==> job 8065 <==
==> flow/design.v <==
`timescale 1ns / 1ps
module logical(
input [15:0] a,b,
input [3*8:0] sel,
output reg [15:0] x
    );
 always@(*)
begin
    case(sel)
    "~": 
            x=~a;
    "|": 
            x=a|b;
    "&": 
            x=a&b;
    "~&": 
            x=~(a&b);
    "~|": 
            x=~(a|b);
    "^": 
            x=a^b;
    "~^": 
            x=~(a^b);
    "<<": 
            x=a<<1;
    ">>": 
            x=a>>1;
    "asl": 
            x={a[14:0],1'b0};
    "asr": 
            x={a[15],a[15:1]};
    "rol": 
            x={a[14:0],a[15]};
    "ror": 
            x={a[0],a[15:1]};  
    "cmp": 
            if(a>b)
                x=1;
             else if(a<b)
                x=16'hffff;
             else
                x=0;  
     default:
            x=0;
     endcase
end
endmodule
`timescale 1ns / 1ps
module arithmetic(
input [15:0] A,
input [15:0] B,
input [8:0] sel,
output reg [15:0] Sum,
output reg Cout
    );
wire [15:0] B_comp;
twos_comp TC(B,B_comp);
reg [15:0] b;
wire [15:0] S1;
wire c1;
adder A1( A, b, S1, c1);
always @(*)
case(sel)
"+" : begin
        b = B;
        Sum = S1;
        Cout = c1;
      end
"-" : begin
        b = B_comp;
        Sum = S1;
        Cout = 0;
      end       
default : begin
        b = B;
        Sum = 0;
        Cout = 0;
        end       
endcase 
endmodule
module adder(
input [15:0] A,
input [15:0] B,
output [15:0] Sum,
output Cout
    );
wire [2:0] cout_cla;
wire Cin;
assign Cin = 0;
carry_look_ahead CLA1(A[3:0],B[3:0], Cin, cout_cla[0]);
carry_look_ahead CLA2(A[7:4],B[7:4], cout_cla[0], cout_cla[1]);
carry_look_ahead CLA3(A[11:8],B[11:8], cout_cla[1], cout_cla[2] );  
carry_look_ahead CLA4(A[15:12],B[15:12], cout_cla[2], Cout );
ripple_carry_adder RCA1(A[3:0], B[3:0], Cin, Sum[3:0]);
ripple_carry_adder RCA2(A[7:4], B[7:4],cout_cla[0], Sum[7:4]);
ripple_carry_adder RCA3(A[11:8], B[11:8], cout_cla[1], Sum[11:8]);
ripple_carry_adder RCA4(A[15:12], B[15:12], cout_cla[2], Sum[15:12]);  
endmodule
module full_adder(
input a, b, cin,
output sum, cout
);
    assign sum = a ^ b ^ cin;
    assign cout = (a & b) | (b & cin) | (cin & a);
endmodule
module ripple_carry_adder(
    input [3:0] a, b,
    input cin,
    output [3:0] sum
);
    wire [3:0] c;
    full_adder FA1(a[0], b[0], cin, sum[0], c[0]);
    full_adder FA2(a[1], b[1], c[0], sum[1], c[1]);
    full_adder FA3(a[2], b[2], c[1], sum[2], c[2]);
    full_adder FA4(a[3], b[3], c[2], sum[3], c[3]);
endmodule
module carry_look_ahead(
input [3:0]a,b,
input Cin,
output Cout1);
wire [3:0]p,g;
assign p = a^b;
assign g = a&b;
assign Cout1 =  g[3] | (p[3] & g[2]) | (p[3] & p[2] & g[1]) | (p[3] & p[2] & p[1] & g[0]) | (p[3] & p[2] & p[1] & p[0] & Cin);
endmodule
module twos_comp(
input [15:0]B,
output [15:0]B_comp
);
assign B_comp = ~B + 1'b1;
endmodule
`timescale 1ns / 1ps
module multiplier( input clk, input[15:0]A1, B1, output reg [31:0] C);
integer i;
reg [31:0]A2;
reg [15:0]B2;
always@(posedge clk )
begin
		C=0;
		A2[15:0]=A1;
		A2[31:16]=0;
		B2=B1;
        for (i=0;i<16;i=i+1)
        begin
			if(B1[i]==1'b0)
			begin
				C=C+0;
			end
			else
			begin
				C=C+(A1<<i);
			end
		end
end
endmodule
`timescale 1ns / 1ps
module ALU(
input clk,
input [15:0]a,b,
input [3*8:0] op,
output  reg [31:0]out
    );
wire [15:0]z1,z2;
wire [31:0]z3;
reg [15:0] a1, a2, a3, b1, b2, b3;
reg [1:0] sel;
wire Cout;
always @(*)
if(  op == "" || op == "~" || op == "|" || op == "&" || op == "~&" || op == "~|" ||
     op == "^" || op == "~^" || op == ">>" || op == "<<" || op == "asr" || 
     op == "asl" || op == "ror" || op == "rol" || op == "cmp" )
 sel = 2'b00;
else if(op == "+" || op == "-")
    sel = 2'b01;
else if( op == "*" )
    sel = 2'b10;
else
    sel = 2'b00;
logical L(a1, b1, op, z1);
arithmetic AA1( a2,b2,op,z2,Cout);
multiplier M( clk,a3, b3, z3);
always @(*)
case(sel)
2'b00 : begin
        a1 = a;
        a2 = 0;
        a3 = 0;
        b1 = b;
        b2 = 0;
        b3 = 0;
        out[15:0] = z1;
        out[31:16] = 0;
        end
2'b01  : begin
        a1 = 0;
        a2 = a;
        a3 = 0;
        b1 = 0;
        b2 = b;
        b3 = 0;
        out[15:0] = z2;
        out[16] = Cout;
        out[31:17] = 0;
        end     
default :  begin
        a1 = 0;
        a2 = 0;
        a3 = a;
        b1 = 0;
        b2 = 0;
        b3 = b;
       out = z3;
        end            
endcase
endmodule
==> flow/run.sh <==
#!/bin/bash
# the make line also repeats each setting of config.mk as NAME=value (left out here)
make -C /OpenROAD-flow-scripts/flow DESIGN_CONFIG=/design/flow/config.mk WORK_HOME=/design/flow/orfs CLKGATE_MAP_FILE= finish
==> flow/config.mk <==
export PLATFORM = sky130hd
export DESIGN_NAME = ALU
export DESIGN_NICKNAME = ALU
export VERILOG_FILES = /design/flow/design.v
export SDC_FILE = /design/flow/constraint.sdc
export NUM_CORES = 4
export LEC_CHECK = 0
export ABC_AREA = 1
export CAP_MARGIN = 20
export CORE_MARGIN = 2
export CORE_UTILIZATION = 66
export CTS_CLUSTER_DIAMETER = 351
export CTS_CLUSTER_SIZE = 98
export PLACE_DENSITY = 0.4
export SLEW_MARGIN = 20
export TNS_END_PERCENT = 10
==> flow/constraint.sdc <==
create_clock -name core_clock -period 17.1 [get_ports {clk}]
set_input_delay 3.4200 -clock core_clock [delete_from_list [all_inputs] [get_ports {clk}]]
set_output_delay 3.4200 -clock core_clock [all_outputs]
set_load 0.01 [all_outputs]
==> inputs of job 1103, as changes to job 8065 <==
- CORE_UTILIZATION: 66 -> 70
- CTS_CLUSTER_DIAMETER: 351 -> 190
- CTS_CLUSTER_SIZE: 98 -> 93
- PLACE_DENSITY: 0.4 -> 0.95
- TNS_END_PERCENT: 10 -> 15
==> flow/constraint.sdc (replaced) <==
create_clock -name core_clock -period 28.0 [get_ports {clk}]
set_input_delay 5.6000 -clock core_clock [delete_from_list [all_inputs] [get_ports {clk}]]
set_output_delay 5.6000 -clock core_clock [all_outputs]
set_load 0.01 [all_outputs]
==> inputs of job 1777, as changes to job 8065 <==
- CORE_UTILIZATION: 66 -> 60
- CTS_CLUSTER_DIAMETER: 351 -> 94
- CTS_CLUSTER_SIZE: 98 -> default
- PLACE_DENSITY: 0.4 -> default
- TNS_END_PERCENT: 10 -> default
==> flow/constraint.sdc (replaced) <==
create_clock -name core_clock -period 18.8 [get_ports {clk}]
set_input_delay 3.7600 -clock core_clock [delete_from_list [all_inputs] [get_ports {clk}]]
set_output_delay 3.7600 -clock core_clock [all_outputs]
set_load 0.01 [all_outputs]
==> inputs of job 717, as changes to job 8065 <==
- ABC_AREA: 1 -> default
- CORE_UTILIZATION: 66 -> 40
- CTS_CLUSTER_DIAMETER: 351 -> default
- CTS_CLUSTER_SIZE: 98 -> default
- PLACE_DENSITY: 0.4 -> default
- TNS_END_PERCENT: 10 -> default
==> flow/constraint.sdc (replaced) <==
create_clock -name core_clock -period 34.0 [get_ports {clk}]
set_input_delay 6.8000 -clock core_clock [delete_from_list [all_inputs] [get_ports {clk}]]
set_output_delay 6.8000 -clock core_clock [all_outputs]
set_load 0.01 [all_outputs]
==> ci_impl_report.md <==
### Flow metrics

| Metric | Value |
|---|---|
| Status | `timing/DRC/antenna clean` |
| Placed cell count | `3266` |
| Post-synthesis compound-gate area fraction | `0.309` |
| Die ar. | `47500 µm²` |
| Die Ht | `218 µm` |
| Synthesized Nets | `3031` |
| Yosys adder share | `0.244` |
| Mux area share | `0.0378` |
(the above is from job 717)
==> ci_impl_report.md <==
### Flow metrics

| Metric | Value |
|---|---|
| Simple Share, Synth | `0.371` |
| Die ar. | `27700 µm²` |
| Xor+xnor area frac | `0.0408` |
| Most used cell, CP | `nand2_1` |
| Post-synthesis compound-gate area fraction | `0.203` |
| Status | `timing/DRC/antenna clean` |
| Async set or reset register ratio after synthesis | `0` |
| Placed cell count | `3514` |
| PD cells | `8.59 nW/µm²` |
| Final setup viols | `0` |
| Cell type with the largest total area after synthesis | `ha_1` |
| Mux area share | `0.000542` |
| Die Ht | `166 µm` |
(the above is from job 1103)
==> ci_impl_report.md <==
### Metrics collected by this job

| Metric | Value |
|---|---|
| Xor+xnor area frac | `0.0408` |
| Busiest grt layer | `met2` |
| Post-synthesis compound-gate area fraction | `0.203` |
| Die Ht | `179 µm` |
| Die ar. | `32200 µm²` |
| Tool error | `[ERROR GRT-0116] Global routing finished with congestion. Check the congestion regions in the DRC Viewer.` |
| Placed cell count | `4226` |
| Cell Type Count | `67` |
| Mux area share | `0.000542` |
| Status | `aborted with a tool error` |
| Yosys adder share | `0.242` |
| Last stage reached | `global routing` |
(the above is from job 1777)
==> ci_impl_report.md <==
### Metrics collected by this job

| Metric | Value |
|---|---|
| Status | `aborted with a tool error` |
| Last stage reached | `clock tree synthesis` |
| # IOs | `90` |
| Mux area share | `0.000542` |
| Placed cell count | `4229` |
| Number of synthesized register bits | `32` |
| Tool error | `[ERROR DPL-0038] Utilization greater than 100%, impossible to legalize` |
| Die ar. | `29300 µm²` |
| Synthesized Nets | `3529` |
| Yosys adder share | `0.242` |
| Die Ht | `171 µm` |
| Post-synth top flop | `dfxtp_1` |
| Post-synthesis compound-gate area fraction | `0.203` |
(the above is from job 8065)
Power figures rest on the tool's default switching activity, not on a simulated workload.
